==> flow/design.v (excerpt) <==
module mul_A (CLK, RESETn, a, b, y);
	parameter bw = 32;
	input [bw-1:0] a, b;
	input CLK;
	input RESETn;
	output [2*bw-1:0] y;
	reg [bw-1:0] a_pipe [bw-1:0];
	reg [bw-1:0] b_pipe [bw-1:0];
	reg [2*bw-1:0] partials [bw-1:0];
	genvar i, j;
	for(i=0; i<bw; i=i+1) begin : gen1
		always@(posedge CLK) begin
			if(!RESETn) begin
				a_pipe[i] <= 0;
				b_pipe[i] <= 0;
				partials[i] <= 0;
			end
			else begin
				if(i==0) begin
					a_pipe[i] <= a;
					b_pipe[i] <= b;
					partials[i] <=(a_pipe[i][i] ? b_pipe[i] << i : 0);
				end
				else begin
					a_pipe[i] <= a_pipe[i-1];
					b_pipe[i] <= b_pipe[i-1];
					partials[i] <=(a_pipe[i][i] ? b_pipe[i] << i : 0) + partials[i-1];
				end				
			end
		end
	end
	assign y = partials[bw-1];
endmodule
Size in the first run: ~27000 cells after synthesis, roughly 130 I/O pins, about 170000 um^2 of cells after synthesis.
export LEC_CHECK = 0
export ABC_AREA = 1
export CAP_MARGIN = 40
export CORE_MARGIN = 2
export CORE_UTILIZATION = 72
export CTS_CLUSTER_SIZE = 10
export PLACE_DENSITY = 0.74
export SETUP_SLACK_MARGIN = 0.13
export SLEW_MARGIN = 20
create_clock -name core_clock -period 1.45 [get_ports {CLK}]
run.sh (not shown) runs the stock make flow with config.mk's settings and CLKGATE_MAP_FILE=.
The baseline failed in global routing with GRT-0116.
Next try:
Settings changed: ABC_AREA 1 to not set, CAP_MARGIN 40 to 20, CORE_UTILIZATION 72 to 68, CTS_CLUSTER_SIZE 10 to 33, PLACE_DENSITY 0.74 to not set, SETUP_SLACK_MARGIN 0.13 to not set, TNS_END_PERCENT set to 5.
Clock period 1.45 ns to 2.96 ns, I/O delays scaled along.
The new run completed, yet does not pass: setup timing.
Synthesized cell count came out lower by 46%.
Synthesized area came out lower by 19%.
Die size goes down by 14%.

========
mul_A again, from the RTL that the note above started with.
Settings: LEC_CHECK=0, CAP_MARGIN=20, CORE_MARGIN=2, CORE_UTILIZATION=72, CTS_CLUSTER_DIAMETER=92, CTS_CLUSTER_SIZE=20, PLACE_DENSITY=0.65, SETUP_SLACK_MARGIN=-0.19, SLEW_MARGIN=20; clock period 2.88 ns.
The starting point produced a layout that fails on negative setup slack.
Edit:
CTS_CLUSTER_DIAMETER = 97   (was 92)
CTS_CLUSTER_SIZE = 33   (was 20)
PLACE_DENSITY = not set   (was 0.65)
SETUP_SLACK_MARGIN = 1.02   (was -0.19)
clock period = 3.55 ns   (was 2.88 ns; I/O delays follow)
Now the flow ended with an error in global routing, error ODB-0269.
Synthesized area is unchanged.
Synthesized cell count stays the same.
Die area is unchanged.

========
Starting RTL as in the previous note.
clock: 5.0 ns
lec_check: 0
cap_margin: 20
cell_pad_in_sites_detail_placement: 0
cell_pad_in_sites_global_placement: 2
core_aspect_ratio: 0.6
core_margin: 2
core_utilization: 40
cts_cluster_diameter: 27
gpl_routability_driven: 0
min_routing_layer: met2
setup_slack_margin: 1.49
slew_margin: 5
The first run completed with no timing, DRC or antenna violations.
==> next run, changes <==
==> flow/config.mk (replaced) <==
export PLATFORM = sky130hd
export DESIGN_NAME = mul_A
export DESIGN_NICKNAME = mul_A
export VERILOG_FILES = /design/flow/design.v
export SDC_FILE = /design/flow/constraint.sdc
export NUM_CORES = 4
export LEC_CHECK = 0
export CAP_MARGIN = 20
export CORE_MARGIN = 2
export CORE_UTILIZATION = 72
export PLACE_DENSITY = 0.95
export SETUP_SLACK_MARGIN = 0.21
export SLEW_MARGIN = 20
==> flow/constraint.sdc (replaced) <==
create_clock -name core_clock -period 3.64 [get_ports {CLK}]
set_input_delay 0.7280 -clock core_clock [delete_from_list [all_inputs] [get_ports {CLK}]]
set_output_delay 0.7280 -clock core_clock [all_outputs]
set_load 0.01 [all_outputs]
Now the flow produced a layout that fails on negative setup slack. Total power went up by 2.5%. Combinational power came out higher by 18%. Area after synthesis stays the same. Final area fell by 9.2%. Die size is lower by 44%. Via count falls by 27%. Maximum frequency fell by 3.4%. Non-clock buffer count went down by 70. Clock power drops by 19%. Critical path depth stays the same. Cell count goes down by 14%.
==> next run, changes <==
--- a/flow/config.mk
+++ b/flow/config.mk
@@ -7,0 +8 @@
+export ABC_AREA = 1
@@ -11,2 +12,2 @@
-export PLACE_DENSITY = 0.95
-export SETUP_SLACK_MARGIN = 0.21
+export CTS_CLUSTER_SIZE = 10
+export SETUP_SLACK_MARGIN = 0.13
==> flow/constraint.sdc (replaced) <==
create_clock -name core_clock -period 1.45 [get_ports {CLK}]
set_input_delay 0.2900 -clock core_clock [delete_from_list [all_inputs] [get_ports {CLK}]]
set_output_delay 0.2900 -clock core_clock [all_outputs]
set_load 0.01 [all_outputs]
Result:
- The changed run died in 5_1_grt (GRT-0116)
- area after synthesis rises by 23%
- synthesized cell count came out higher by 86%
- die size rose by 23%

========
== v48 ==
mul_A again, from the RTL that the note above started with.
export LEC_CHECK = 0
export CAP_MARGIN = 20
export CORE_MARGIN = 2
export CORE_UTILIZATION = 40
export SLEW_MARGIN = 20
create_clock -name core_clock -period 4.2 [get_ports {CLK}]
v48 completed; timing, DRC and antenna clean
The following lists how v32 was set up differently from v48:
Settings: SETUP_SLACK_MARGIN now 0.21, previously not set; CORE_UTILIZATION now 72, was 40; CTS_CLUSTER_SIZE now 33, previously not set; the clock period (ns, I/O delays scaled along) now 3.64, was 4.2.
==> results <==
Final checks on v32, whose flow otherwise completed, came back failing, citing setup timing. Sequential share of layout area up 0.19 points in v32 wrt v48. v48 → v32: register-to-register slack fell 0.71 ns; final instance area fell about 0.43%; power rose 17%; arrival time of the worst setup path rose 0.33 ns; final wirelength rose 69 mm. v32 against v48; sequential power is up by more than 10%. From v48 to v32 the numbers moved as follows: wire length per cell climbed 38%; clock transition time at the flip-flop clock pins of the worst setup and hold paths rose 0.02 ns. Maximum fanout along the worst path: v32 lower than v48.
Inputs modified between v32 and v15:
Settings: CTS_CLUSTER_SIZE now 20, was 33; CTS_CLUSTER_DIAMETER now 92, previously not set; SETUP_SLACK_MARGIN now 0.37, was 0.21; the clock period (ns, I/O delays scaled along) now 3.43, was 3.64.
--- outcome ---
Looking at the reports, v15 completed the entire flow and the layout it produced met the timing, DRC and antenna checks. Measured against each other, v15 and v32 differ in final clock period utilization by the worst path, the higher figure coming from v32. v15 has first-pass GRT wire length below what v32 had. Compared to v32, v15 has switching part of the total 0.24 points higher. v15 vs v32 — final setup violation count dropped 5. In terms of sequential standard cell area, v32 and v15 differ only marginally. Route | v15 vs v32 | wire shorter in v15. v15 — logic depth of the worst path, buffers included 2 higher, v32 as reference.
For v41, these inputs were changed with respect to v15:
Settings: clearing CTS_CLUSTER_DIAMETER, which used to be 92; swapping 0.37 for 0.97 in SETUP_SLACK_MARGIN; swapping 20 for 31 in CTS_CLUSTER_SIZE; swapping 3.43 for 3.64 in the clock period (ns, I/O delays scaled along).
==> comparison <==
- v41: pre-CTS setup slack 0.13 ns above v15
- Lower cell total after placement goes to v41 over v15.
- [compare] base=v15 new=v41: number of cells produced by synthesis did not really move; total setup buffers inserted after CTS went up.
- The maximum level of the CTS H-tree in v41 sits 1 above the value recorded for v15.
- v41 never completed, since it errored out during 5_1_grt.
- v15 completed; timing, DRC and antenna clean
- Comparing v41 against v15, there is no change at all in post-synthesis share of cell area spent on full adders, half adders and majority gates.
- v41 vs. v15: number of CTS-inserted buffers picked up an extra 80%, number of clock sinks neither gained nor lost much, placed instance area neither gained nor lost much, number of instances resized during post-cts repair picked up an extra about 50%, clock tree buffer depth picked up an extra 1.

========
== run A ==
mul_A again, from the RTL that the note above started with.
## mul_A
module mul_A (CLK, RESETn, a, b, y);
	parameter bw = 32;
	input [bw-1:0] a, b;
	input CLK;
	input RESETn;
	output [2*bw-1:0] y;
	reg [bw-1:0] a_pipe [bw-1:0];
	reg [bw-1:0] b_pipe [bw-1:0];
	reg [2*bw-1:0] partials [bw-1:0];
	genvar i, j;
	for(i=0; i<bw; i=i+1) begin : gen1
		always@(posedge CLK) begin
			if(!RESETn) begin
				a_pipe[i] <= 0;
				b_pipe[i] <= 0;
				partials[i] <= 0;
			end
			else begin
				if(i==0) begin
					a_pipe[i] <= a;
					b_pipe[i] <= b;
					partials[i] <=(a_pipe[i][i] ? b_pipe[i] << i : 0);
				end
				else begin
					a_pipe[i] <= a_pipe[i-1];
					b_pipe[i] <= b_pipe[i-1];
					partials[i] <=(a_pipe[i][i] ? b_pipe[i] << i : 0) + partials[i-1];
				end				
			end
		end
	end
	assign y = partials[bw-1];
endmodule
make LEC_CHECK=0 ABC_AREA=0 CAP_MARGIN=25 CELL_PAD_IN_SITES_DETAIL_PLACEMENT=1 CELL_PAD_IN_SITES_GLOBAL_PLACEMENT=2 CORE_ASPECT_RATIO=1.81 CORE_MARGIN=10 CORE_UTILIZATION=34 GPL_TIMING_DRIVEN=1 MAX_ROUTING_LAYER=met5 MIN_ROUTING_LAYER=met2 PLACE_DENSITY_LB_ADDON=0.19 SLEW_MARGIN=20 TNS_END_PERCENT=50 finish   # period 3.15 ns
Although run A finished all stages, its layout failed final checks on negative setup slack.
The following lists how run B was set up differently from run A:
- CELL_PAD_IN_SITES_DETAIL_PLACEMENT removed (was 1)
- GPL_TIMING_DRIVEN removed (was 1)
- MAX_ROUTING_LAYER removed (was met5)
- CORE_ASPECT_RATIO removed (was 1.81)
- CORE_UTILIZATION changed from 34 to 72
- TNS_END_PERCENT removed (was 50)
- CAP_MARGIN changed from 25 to 20
- PLACE_DENSITY_LB_ADDON removed (was 0.19)
- CORE_MARGIN changed from 10 to 2
- CELL_PAD_IN_SITES_GLOBAL_PLACEMENT removed (was 2)
- ABC_AREA changed from 0 to 1
- MIN_ROUTING_LAYER removed (was met2)
- the clock period (ns, I/O delays scaled along) changed from 3.15 to 1.45
==> comparison <==
Run B did not run to completion, as it errored out during clock tree synthesis. The area reported by Yosys stat in run A is 0.812 times that in run B. Relative to run A, synthesized cell count has gone up in run B. Diff run A -> run B | initial cell density of the core | increase of 38 points. [compare] base=run A new=run B: adder and majority gate portion of the synthesized area dropped 1.8 points; area share of xor/xnor cells in the synthesized design dropped 4.5 points. Delta (run B minus run A): instance count after placement with tap cells included increased about 60%; die size decreased about 45%; x dimension of the die decreased 0.76%; area share of and/or/nand/nor cells after synthesis increased 8.6 points.
#### Input delta (run C over run B)
- clearing ABC_AREA, which used to be 1
- putting CTS_CLUSTER_SIZE at 20 where nothing was set
- swapping 1.45 for 2.88 in the clock period (ns, I/O delays scaled along)
Notes after the runs:
- Run C did not finish; the tool stopped in global routing with error GRT-0232.
- Run C against run B: area of the synthesized netlist per yosys stat fell 19%; number of standard cells reported by yosys -about 46%; die area fell about 19%; HPWL reported at the end of detailed placement saw a decrease; number of standard-cell rows in the floorplan fell by 18.
- Weighted congestion reported at the end of routability-driven placement for run C: about 10% down relative to run B
- For summed instance area of the synthesized netlist, dividing the value from run B by the value from run C gives 1.2.
- NOTE die width run B->run C decreased by a little under 10%
- Of run B and run C, run C shows the lower floorplan core area, with run B above it.
Edits applied to the flow inputs when going from run C to run D:
- CTS_CLUSTER_SIZE removed (was 20)
- CORE_UTILIZATION changed from 72 to 20
- the clock period (ns, I/O delays scaled along) changed from 2.88 to 4.2
### Flow results
Compared with run C, in run D die outline height higher, buffer count from post-CTS setup fixing went down by 233, pre-CTS setup slack rose by 0.75 ns. Run D completed every stage of the flow, and the final layout passed the timing, DRC and antenna checks. Going from run C to run D, total core area grew by 260%; quantity of gates resized following cts lost 947; die area higher; total CTS buffers went down about 1.6%; count of buffers from port buffering was more or less identical. Going from run C to run D, width of the die went up by about 90%; fraction of synthesized area in multiplexers was more or less identical.
Input-level comparison between run E and run D:
- CTS_CLUSTER_SIZE now 20, previously not set
- CTS_CLUSTER_DIAMETER now 92, previously not set
- CORE_UTILIZATION now 70, was 20
- the clock period (ns, I/O delays scaled along) now 2.88, was 4.2
[summary]
- Run E -> stages 100% | layout checks FAIL | negative setup slack
- The higher proportion of total power due to net switching of run E and run D is in run E.
- Diff run D -> run E: design area went up by about 3.5%; global-route wire length before repair went up by 8.1%.
- Looking at setup slack across both flows, run E is the weaker of the two, with run D ahead.
- The number of global-route vias before repair of run E is higher than that of run D.
- | post-CTS repair timing setup buffer count | higher: run E |
- Run E vs run D: global-route total usage across every layer up
- Run E vs run D: buffers plus inverters on the worst setup path up
No activity file was given, so power comes from the tool's default toggle rates.
